Design sram_logger, start of the top module:
module sram_logger(
    input         CLK_48MHZ,
    input         RESET,           
    input         READ_CMD,
    input  [79:0] GEIG_DATA,
    input  [79:0] MAG_DATA,
    input  [31:0] SRAM_D_IN,
    output [17:0] SRAM_A,
    output [3:0]  SRAM_SRBS,
    output        SRAM_CE,
    output        SRAM_WE,
    output        SRAM_OE,
    output [15:0] SRAM_D_OUT,
    output        SRAM_D_OE,
    output [15:0] DATA_READ,
    output [17:0] W_ADDRESS,
    output        W_CHIP_SELECT,
    output [17:0] R_ADDRESS,
    output        R_CHIP_SELECT
);
clock: 4.9 ns
lec_check: 0
abc_area: 0
cap_margin: 25
core_aspect_ratio: 0.72
core_margin: 3
core_utilization: 72
cts_cluster_diameter: 39
cts_cluster_size: 83
gpl_timing_driven: 1
max_routing_layer: met4
place_density_lb_addon: 0.29
setup_slack_margin: 0.75
slew_margin: 0
tns_end_percent: 15
run.sh (not shown) runs the stock make flow with config.mk's settings and CLKGATE_MAP_FILE=.
The baseline never finished: it broke off in clock tree synthesis (4_1_cts) with DPL-0038.
Edit:
Settings changed: CORE_ASPECT_RATIO 0.72 to unset, CORE_MARGIN 3 to 2, CORE_UTILIZATION 72 to 69, CTS_CLUSTER_DIAMETER 39 to unset, CTS_CLUSTER_SIZE 83 to 37, PLACE_DENSITY set to 0.61, PLACE_DENSITY_LB_ADDON 0.29 to unset, SETUP_SLACK_MARGIN 0.75 to 1.11, SLEW_MARGIN 0 to 20.
Clock period 4.9 ns to 4.87 ns, I/O delays scaled along.
Effect: With this change the flow died in global routing (5_1_grt); synthesized area stays the same; die size grows by 2.0%; synthesized cell count does not change.

---

Setup of wip/maple:
Starting RTL as in the previous note.
// sram_logger
module sram_logger(
    input         CLK_48MHZ,
    input         RESET,           
    input         READ_CMD,
    input  [79:0] GEIG_DATA,
    input  [79:0] MAG_DATA,
    input  [31:0] SRAM_D_IN,
    output [17:0] SRAM_A,
    output [3:0]  SRAM_SRBS,
    output        SRAM_CE,
    output        SRAM_WE,
    output        SRAM_OE,
    output [15:0] SRAM_D_OUT,
    output        SRAM_D_OE,
    output [15:0] DATA_READ,
    output [17:0] W_ADDRESS,
    output        W_CHIP_SELECT,
    output [17:0] R_ADDRESS,
    output        R_CHIP_SELECT
);
Settings: LEC_CHECK=0, ABC_AREA=0, CAP_MARGIN=25, CORE_MARGIN=2, CORE_UTILIZATION=66, CTS_CLUSTER_SIZE=83, GPL_TIMING_DRIVEN=1, MAX_ROUTING_LAYER=met4, PLACE_DENSITY=0.61, SLEW_MARGIN=20, TNS_END_PERCENT=15; clock period 4.87 ns.
What the final checks of wip/maple revealed, after a flow that finished every stage, was a layout that fails on negative setup slack.
For wip/yarrow, these inputs were changed with respect to wip/maple:
Settings: PLACE_DENSITY removed (was 0.61); MAX_ROUTING_LAYER removed (was met4); CAP_MARGIN changed from 25 to 20; GPL_TIMING_DRIVEN removed (was 1); CTS_CLUSTER_SIZE removed (was 83); TNS_END_PERCENT removed (was 15); CORE_UTILIZATION changed from 66 to 40; ABC_AREA removed (was 0); the clock period (ns, I/O delays scaled along) changed from 4.87 to 8.69.
In summary, wip/yarrow completed successfully, with a layout that passed the timing, design-rule and antenna checks. | multi-input gate share of total cell area | higher: wip/yarrow |. wip/yarrow improves on wip/maple in final total power. When wip/yarrow is set beside wip/maple, its design area turns out to be 10% smaller. Between wip/maple and wip/yarrow, share of power burned in combinational logic decreased. As of wip/yarrow, reported net switching power had fallen by more than a quarter compared to wip/maple.
Modified inputs, wip/quartz compared to wip/yarrow
Settings: a change of the clock period (ns, I/O delays scaled along) from 8.69 to 10.0.
Notes after the runs:
The final layout from wip/quartz, which completed every stage, passed the timing, design-rule and antenna checks at the end of the flow. Power: wip/quartz draws less than wip/yarrow. Global-route usage (higher): wip/yarrow. [compare] base=wip/yarrow new=wip/quartz: register area share after synthesis shows no meaningful change, logic share of the area neither gained nor lost much, routed wire length dropped 1.0%. The lower setup slack of wip/quartz and wip/yarrow is in wip/yarrow. Final cell count delta (wip/quartz -> wip/yarrow): insignificant.
Changes in wip/ember relative to wip/quartz:
Settings: swapping 40 for 61 in CORE_UTILIZATION; putting SETUP_SLACK_MARGIN at 1.64 where nothing was set; swapping 10.0 for 6.7 in the clock period (ns, I/O delays scaled along).
Results
Against wip/quartz as the reference, wip/ember delivers a higher final non-filler cell area.
Per the final summary, wip/ember finished and its layout is clean on timing, DRC and antenna.
[compare] base=wip/quartz new=wip/ember: worst setup slack after layout -590 ps; filler-free cell count of the finished design decreased 3.4%.
No activity file was given, so power comes from the tool's default toggle rates.
